// Wienerfilter
module Wienerfilter#(
    parameter WIDTH    = 16,
    parameter COL_NUM  = 128, 
    parameter ROW_NUM  = 2,
    localparam ADDR_DEP  =  COL_NUM * ROW_NUM,
    localparam ADDR_WID  =  $clog2(ADDR_DEP) + 'd1,
    localparam Serial_COL  =  $clog2(COL_NUM) + 'd1,
    localparam Serial_ROW  =  $clog2(ROW_NUM) + 'd1
)
(
input clk,
input rst,
input start,
input [ADDR_WID-1:0]wr_addr,
input ram_wr_en,
input [WIDTH-1:0]ram_data_in,
input  wire[7:0]rd_wiener,
input [1:0]rd_bank,
input      rd_para,
input [Serial_COL-1:0]wr_data_addr,
input ram_wr_data_en,
input [WIDTH-1:0]ram_data_wr_in,
output [WIDTH*2-1:0]DSP_ADD_DATA_o,
output reg[WIDTH*4-1:0]Wiener_data,
output reg Wiener_data_v,
output finish_cal_o,
output wire [WIDTH/2-1:0]ram_data_out_o,
output data_wr_v_o
) ;
localparam INIT      = 0,
           START     = 1, 
           READ_DATA = 2,
           WAIT_READ = 3,
           MULT_CAL  = 4,
           WAIT_CAL  = 5,
           ADD_CAL   = 6,
           DET       = 7, 
           FINISH    = 8;
reg [6:0]STATE;
reg [Serial_COL - 1:0 ]COL_cnt;
reg [Serial_ROW - 1:0 ]ROW_cnt;
reg [ADDR_WID-1:0]rd_ad_para;
reg [ADDR_WID-1:0]rd_addr;
always@(*) begin 
  rd_ad_para = rd_para? {rd_bank,rd_wiener[5:0]}:rd_addr;
end
wire [WIDTH/2-1:0]ram_data_out;
assign ram_data_out_o=ram_data_out;
wire [WIDTH-1:0]ram_data_data_out;
pmi_ram_dp
#(
  .pmi_wr_addr_depth    (ADDR_DEP ),  
  .pmi_wr_addr_width    (ADDR_WID ),  
  .pmi_wr_data_width    (WIDTH/2 ),  
  .pmi_rd_addr_depth    (ADDR_DEP ),  
  .pmi_rd_addr_width    (ADDR_WID ),  
  .pmi_rd_data_width    (WIDTH/2 ),  
  .pmi_regmode          ( "reg" ),  
  .pmi_resetmode        ("async" ),  
  .pmi_family           ("common" )   
) pmi_ram_dp_inst (
  .Data      (ram_data_in ),   
  .WrAddress (wr_addr ),   
  .RdAddress (rd_ad_para), 
  .WrClock   (clk   ),   
  .RdClock   (clk   ),   
  .WrClockEn (1 ),   
  .RdClockEn (1 ),   
  .WE        (ram_wr_en), 
  .Reset     (rst),   
  .Q         (ram_data_out )    
);
For scale: about 15000 cells after synthesis, ~4400 flip-flops, about 170 I/O pins, about 0.18 mm^2 of cells after synthesis.
clock: 3.33 ns
lec_check: 0
abc_area: 1
cap_margin: 35
cell_pad_in_sites_global_placement: 1
core_aspect_ratio: 1.01
core_margin: 5
core_utilization: 32
cts_cluster_diameter: 254
gpl_routability_driven: 0
gpl_timing_driven: 0
hold_slack_margin: -0.01
max_routing_layer: met4
place_density_lb_addon: 0.06
setup_slack_margin: 0.32
slew_margin: 15
tns_end_percent: 65
run.sh (not shown) runs the stock make flow with config.mk's settings and CLKGATE_MAP_FILE=.
The starting point completed, yet does not pass: negative setup slack.
==> next run, changes <==
Settings changed: ABC_AREA 1 to unset, CAP_MARGIN 35 to 20, CELL_PAD_IN_SITES_GLOBAL_PLACEMENT 1 to unset, CORE_ASPECT_RATIO 1.01 to unset, CORE_MARGIN 5 to 2, CORE_UTILIZATION 32 to 51, CTS_CLUSTER_DIAMETER 254 to unset, GPL_ROUTABILITY_DRIVEN 0 to unset, GPL_TIMING_DRIVEN 0 to unset, HOLD_SLACK_MARGIN -0.01 to unset, MAX_ROUTING_LAYER met4 to unset, PLACE_DENSITY_LB_ADDON 0.06 to unset, SETUP_SLACK_MARGIN 0.32 to unset, SLEW_MARGIN 15 to 20, TNS_END_PERCENT 65 to unset.
Clock period 3.33 ns to 3.17 ns, I/O delays scaled along.
The changed run finished with negative setup slack left. Wire length shrinks by 49%. Clock-buffer cell count shrinks by 131. Non-clock buffer count shrinks by 514. Cell area shrinks by 8.4%. Fmax shrinks by 4.6%. Register-to-register slack is worse by 0.36 ns. Worst setup slack is worse by 0.36 ns.
==> next run, changes <==
Settings changed: ABC_AREA set to 1, CAP_MARGIN 20 to 0, CORE_UTILIZATION 51 to 72, CTS_CLUSTER_DIAMETER set to 171, CTS_CLUSTER_SIZE set to 16, PLACE_DENSITY set to 0.4.
Clock period 3.17 ns to 2.9 ns, I/O delays scaled along.
Outcome: The changed run reached the layout checks and failed them: negative setup slack. Wire length climbs by about 20%. Combinational power rose to 5.7 times its value. Hold slack loses 0.028 ns. Design area goes down by 0.95%. Count of clock-buffer cells in the layout came out lower by 137. Via count rose by about 54%.

* * *

Wienerfilter again, from the RTL that the note above started with.
Settings: LEC_CHECK=0, CAP_MARGIN=0, CELL_PAD_IN_SITES_DETAIL_PLACEMENT=2, CORE_ASPECT_RATIO=1.48, CORE_MARGIN=10, CORE_UTILIZATION=45, CTS_CLUSTER_SIZE=86, GPL_ROUTABILITY_DRIVEN=1, GPL_TIMING_DRIVEN=1, MAX_ROUTING_LAYER=met4, SETUP_SLACK_MARGIN=-0.27, SLEW_MARGIN=35; clock period 8.66 ns.
Change:
CAP_MARGIN = 20   (was 0)
CELL_PAD_IN_SITES_DETAIL_PLACEMENT = not set   (was 2)
CORE_ASPECT_RATIO = not set   (was 1.48)
CORE_MARGIN = 2   (was 10)
CORE_UTILIZATION = 14   (was 45)
CTS_CLUSTER_SIZE = not set   (was 86)
GPL_ROUTABILITY_DRIVEN = not set   (was 1)
GPL_TIMING_DRIVEN = not set   (was 1)
MAX_ROUTING_LAYER = not set   (was met4)
SETUP_SLACK_MARGIN = not set   (was -0.27)
SLEW_MARGIN = 20   (was 35)
clock period = 6.36 ns   (was 8.66 ns; I/O delays follow)
- Now the flow finished with antenna rules left
- synthesized cell count stays the same
- global-route usage decreases by 21 points
- cell area increases by 6.9%
- via count decreases by 7.6%
- setup slack gets worse by 1.8 ns
- power increases by 31%
- maximum frequency increases by 9.2%
Change:
CAP_MARGIN = 10   (was 20)
CORE_UTILIZATION = 72   (was 14)
CTS_CLUSTER_DIAMETER = 388   (was not set)
CTS_CLUSTER_SIZE = 14   (was not set)
SETUP_SLACK_MARGIN = -0.27   (was not set)
clock period = 2.9 ns   (was 6.36 ns; I/O delays follow)
The changed run finished but fails on setup timing.
Synthesized area does not change.
Die size falls by well over a third.
Non-clock buffer count rises by 910.
Global-route usage rises by 41 points.
Change:
CAP_MARGIN = 15   (was 10)
CTS_CLUSTER_DIAMETER = not set   (was 388)
CTS_CLUSTER_SIZE = 38   (was 14)
SETUP_SLACK_MARGIN = not set   (was -0.27)
clock period = 4.35 ns   (was 2.9 ns; I/O delays follow)
The changed run finished but fails on setup timing.
Combinational power goes down by 43%.
Total power goes down by 30%.
Area after synthesis stays the same.
Wire length goes down by about 13%.
Die size is unchanged.
Count of clock-buffer cells in the layout goes up by 98.
Utilization goes down by 1.9 points.
Cell area goes down by 2.2%.

* * *

Wienerfilter again, from the RTL that the note above started with.
Settings: LEC_CHECK=0, CAP_MARGIN=40, CORE_MARGIN=2, CORE_UTILIZATION=72, CTS_CLUSTER_DIAMETER=71, CTS_CLUSTER_SIZE=15, HOLD_SLACK_MARGIN=-0.09, SETUP_SLACK_MARGIN=0.98, SLEW_MARGIN=20; clock period 3.79 ns.
The starting point never finished: it broke off in clock tree synthesis, error DPL-0033.
Rerun with:
- CAP_MARGIN: 40 -> 10
- CTS_CLUSTER_DIAMETER: 71 -> 388
- HOLD_SLACK_MARGIN: -0.09 -> not set
Result:
- The changed run completed and failed the layout checks on setup timing
- synthesized area is unchanged
- synthesized cell count stays the same
- die size stays the same

* * *

Wienerfilter again, from the RTL that the note above started with.
clock: 5.53 ns
lec_check: 0
abc_area: 1
cap_margin: 15
cell_pad_in_sites_global_placement: 2
core_aspect_ratio: 1.01
core_margin: 5
core_utilization: 59
cts_cluster_diameter: 254
gpl_routability_driven: 0
gpl_timing_driven: 0
hold_slack_margin: -0.01
max_routing_layer: met4
place_density_lb_addon: 0.06
setup_slack_margin: 0.32
slew_margin: 20
tns_end_percent: 25
Change:
Settings changed: ABC_AREA 1 to not set, CAP_MARGIN 15 to 25, CELL_PAD_IN_SITES_GLOBAL_PLACEMENT 2 to 0, CORE_ASPECT_RATIO 1.01 to not set, CORE_MARGIN 5 to 2, CORE_UTILIZATION 59 to 56, CTS_CLUSTER_DIAMETER 254 to not set, GPL_TIMING_DRIVEN 0 to not set, MAX_ROUTING_LAYER met4 to not set, PLACE_DENSITY_LB_ADDON 0.06 to not set, TNS_END_PERCENT 25 to 50.
Clock period 5.53 ns to 4.28 ns, I/O delays scaled along.
Effect: Now the flow produced a layout that fails on setup timing; sequential cell count does not change; via count fell by about 40%; total power decreases by 12%; final area drops by 3.6%.
Change:
Settings changed: CAP_MARGIN 25 to 20, CELL_PAD_IN_SITES_GLOBAL_PLACEMENT 0 to not set, CORE_UTILIZATION 56 to 72, GPL_ROUTABILITY_DRIVEN 0 to not set, HOLD_SLACK_MARGIN -0.01 to not set, SETUP_SLACK_MARGIN 0.32 to not set, TNS_END_PERCENT 50 to not set.
Clock period 4.28 ns to 2.9 ns, I/O delays scaled along.
Result: The changed run finished but failed the layout checks on setup timing. Worst hold slack loses 0.23 ns. Worst setup slack loses 1.6 ns. Core utilization increases by 21 points. Sequential share of layout area decreases by 2.0 points. Synthesized cell count stays the same.
Change:
Settings changed: CAP_MARGIN 20 to 25, CELL_PAD_IN_SITES_GLOBAL_PLACEMENT set to 0, CTS_CLUSTER_SIZE set to 55, GPL_ROUTABILITY_DRIVEN set to 0, HOLD_SLACK_MARGIN set to -0.01, PLACE_DENSITY_LB_ADDON set to 0.0, SETUP_SLACK_MARGIN set to 0.73, TNS_END_PERCENT set to 50.
Result:
- This time the run died in clock tree synthesis
- die size is unchanged
- area after synthesis is unchanged
- synthesized cell count does not change
Change:
Settings changed: CAP_MARGIN 25 to 10, CELL_PAD_IN_SITES_GLOBAL_PLACEMENT 0 to not set, CORE_ASPECT_RATIO set to 0.89, CTS_CLUSTER_DIAMETER set to 388, CTS_CLUSTER_SIZE 55 to 14, GPL_ROUTABILITY_DRIVEN 0 to not set, HOLD_SLACK_MARGIN -0.01 to 0.29, PLACE_DENSITY_LB_ADDON 0.0 to not set, SETUP_SLACK_MARGIN 0.73 to 0.75, SLEW_MARGIN 20 to 40, TNS_END_PERCENT 50 to 5.
With this change the flow ran to the end with violations: setup timing; area after synthesis does not change; synthesized cell count is unchanged; die size hardly moves.

* * *

Wienerfilter again, from the RTL that the note above started with.
clock: 2.93 ns
lec_check: 0
cap_margin: 10
core_margin: 2
core_utilization: 72
cts_cluster_diameter: 369
cts_cluster_size: 14
setup_slack_margin: -0.3
slew_margin: 20
The starting point produced a layout that fails on negative setup slack.
Edit:
--- a/flow/config.mk
+++ b/flow/config.mk
@@ -8 +8 @@
-export CAP_MARGIN = 10
+export CAP_MARGIN = 20
@@ -10,4 +10 @@
-export CORE_UTILIZATION = 72
-export CTS_CLUSTER_DIAMETER = 369
-export CTS_CLUSTER_SIZE = 14
-export SETUP_SLACK_MARGIN = -0.3
+export CORE_UTILIZATION = 61
==> flow/constraint.sdc (replaced) <==
create_clock -name core_clock -period 5.22 [get_ports {clk}]
set_input_delay 1.0440 -clock core_clock [delete_from_list [all_inputs] [get_ports {clk}]]
set_output_delay 1.0440 -clock core_clock [all_outputs]
set_load 0.01 [all_outputs]
The changed run ran to the end with no violations.
Via count is lower by about 17%.
Worst hold slack is better by 0.28 ns.
Synthesized area is unchanged.
Final area went down by 2.4%.
Total power fell by about 40%.
Critical path depth does not change.
Fmax came out lower by about 10%.
Routed wire length decreases by 29%.
Die size increases by about 18%.
Setup slack gets better by 1.8 ns.
Sequential cell count does not change.
Edit:
--- a/flow/config.mk
+++ b/flow/config.mk
@@ -10 +10,4 @@
-export CORE_UTILIZATION = 61
+export CORE_UTILIZATION = 72
+export CTS_CLUSTER_DIAMETER = 71
+export CTS_CLUSTER_SIZE = 15
+export SETUP_SLACK_MARGIN = 0.98
==> flow/constraint.sdc (replaced) <==
create_clock -name core_clock -period 3.79 [get_ports {clk}]
set_input_delay 0.7580 -clock core_clock [delete_from_list [all_inputs] [get_ports {clk}]]
set_output_delay 0.7580 -clock core_clock [all_outputs]
set_load 0.01 [all_outputs]
With this change the flow finished but fails on negative setup slack.
Combinational power goes up by 93%.
Sequential cell count is unchanged.
Die area falls by 15%.
Routed wire length grows by 36%.
Clock skew rose by 0.042 ns.
Worst hold slack degrades by 0.23 ns.
Total power came out higher by 31%.
Clock-buffer cell count drops by 130.
Cell area increases by 0.96%.
Sequential power grows by 38%.
Edit:
--- a/flow/config.mk
+++ b/flow/config.mk
@@ -11,3 +11,2 @@
-export CTS_CLUSTER_DIAMETER = 71
-export CTS_CLUSTER_SIZE = 15
-export SETUP_SLACK_MARGIN = 0.98
+export CTS_CLUSTER_SIZE = 14
+export SETUP_SLACK_MARGIN = 0.73
==> flow/constraint.sdc (replaced) <==
create_clock -name core_clock -period 2.9 [get_ports {clk}]
set_input_delay 0.5800 -clock core_clock [delete_from_list [all_inputs] [get_ports {clk}]]
set_output_delay 0.5800 -clock core_clock [all_outputs]
set_load 0.01 [all_outputs]
After rerunning:
- The new run finished but fails on negative setup slack
- final area climbs by 4.0%
- global-route usage grows by 5.4 points
- fmax fell by 5.7%
- utilization rose by 3.3 points
- final cell count goes up by 4.7%
- clock power rose by 68%
- worst setup slack degrades by 1.2 ns
- via count rises by 10%
- area after synthesis stays the same
- critical path depth is higher by 4
- wire length went up by 15%

* * *

## indigo
Starting RTL as in the previous note.
make LEC_CHECK=0 ABC_AREA=1 CAP_MARGIN=0 CORE_ASPECT_RATIO=1.67 CORE_MARGIN=2 CORE_UTILIZATION=56 PLACE_DENSITY_LB_ADDON=0.2 SLEW_MARGIN=0 finish   # period 3.72 ns
indigo finished every stage; the final checks, however, were not passed, the failures being setup timing.
Here is what was changed in the inputs of lagoon compared with indigo.
diff --git a/flow/config.mk b/flow/config.mk
--- a/flow/config.mk
+++ b/flow/config.mk
@@ -8 +7,0 @@
-export ABC_AREA = 1
@@ -10 +9 @@
-export CORE_ASPECT_RATIO = 1.67
+export CELL_PAD_IN_SITES_GLOBAL_PLACEMENT = 0
@@ -12,3 +11,8 @@
-export CORE_UTILIZATION = 56
-export PLACE_DENSITY_LB_ADDON = 0.2
-export SLEW_MARGIN = 0
+export CORE_UTILIZATION = 72
+export CTS_CLUSTER_SIZE = 25
+export GPL_ROUTABILITY_DRIVEN = 0
+export HOLD_SLACK_MARGIN = -0.01
+export PLACE_DENSITY = 0.43
+export SETUP_SLACK_MARGIN = 1.06
+export SLEW_MARGIN = 20
+export TNS_END_PERCENT = 50
### Flow results
- Of lagoon and indigo, none finishes clean.
- lagoon falls short of indigo in worst hold slack.
- Area of the core region on lagoon is down relative to indigo.
- | global-route wire length before repair | lagoon vs indigo | 41 mm higher |
- Compared with indigo, lagoon shows a x dimension of the die that is 11% higher.
- The final reports for lagoon and indigo show routed wire length higher in the former.
Relative to lagoon, the following input files were edited for cedar:
==> flow/config.mk <==
export PLATFORM = sky130hd
export DESIGN_NAME = Wienerfilter
export DESIGN_NICKNAME = Wienerfilter
export VERILOG_FILES = /design/flow/design.v
export SDC_FILE = /design/flow/constraint.sdc
export NUM_CORES = 4
export LEC_CHECK = 0
export CAP_MARGIN = 20
export CORE_MARGIN = 2
export CORE_UTILIZATION = 45
export SLEW_MARGIN = 20
==> flow/constraint.sdc <==
create_clock -name core_clock -period 5.22 [get_ports {clk}]
set_input_delay 1.0440 -clock core_clock [delete_from_list [all_inputs] [get_ports {clk}]]
set_output_delay 1.0440 -clock core_clock [all_outputs]
set_load 0.01 [all_outputs]
Findings:
The die used by cedar is larger than the one used by lagoon.
Tap cell count, cedar vs lagoon: up by more than half
cedar: PASS, flow complete, no timing, DRC or antenna violations
Per the comparison of cedar with lagoon, count of buffers not belonging to the clock network in the layout shrank by 610; met1 demand-to-capacity share in global routing shrank by 28 points.
Setup changes, cedar to violet
diff --git a/flow/config.mk b/flow/config.mk
--- a/flow/config.mk
+++ b/flow/config.mk
@@ -8 +8 @@
-export CAP_MARGIN = 20
+export CAP_MARGIN = 10
@@ -10 +10,5 @@
-export CORE_UTILIZATION = 45
+export CORE_UTILIZATION = 72
+export CTS_CLUSTER_DIAMETER = 71
+export CTS_CLUSTER_SIZE = 15
+export HOLD_SLACK_MARGIN = 0.29
+export SETUP_SLACK_MARGIN = 0.98
==> flow/constraint.sdc <==
create_clock -name core_clock -period 3.79 [get_ports {clk}]
set_input_delay 0.7580 -clock core_clock [delete_from_list [all_inputs] [get_ports {clk}]]
set_output_delay 0.7580 -clock core_clock [all_outputs]
set_load 0.01 [all_outputs]
==> results <==
The lower post-CTS repair timing setup buffer count of cedar and violet is in cedar. Going from cedar to violet, total of plain and repair buffers excluding clock buffers increased by about 110% relative to the old numbers; utilization increased by 31 points relative to the old numbers; die span in x decreased by 21% relative to the old numbers. Any difference in layout overhead on the synthesized area between cedar and violet is small enough to ignore. Per the comparison of violet with cedar, worst slack at placement lost 1050 ps; total half-perimeter wirelength after legalization and detailed placement now sits higher; data required time at the worst endpoint lower. cedar consumes less power than violet. violet finished all stages; layout check result: FAIL, due to setup timing.
Power figures rest on the tool's default switching activity, not on a simulated workload.
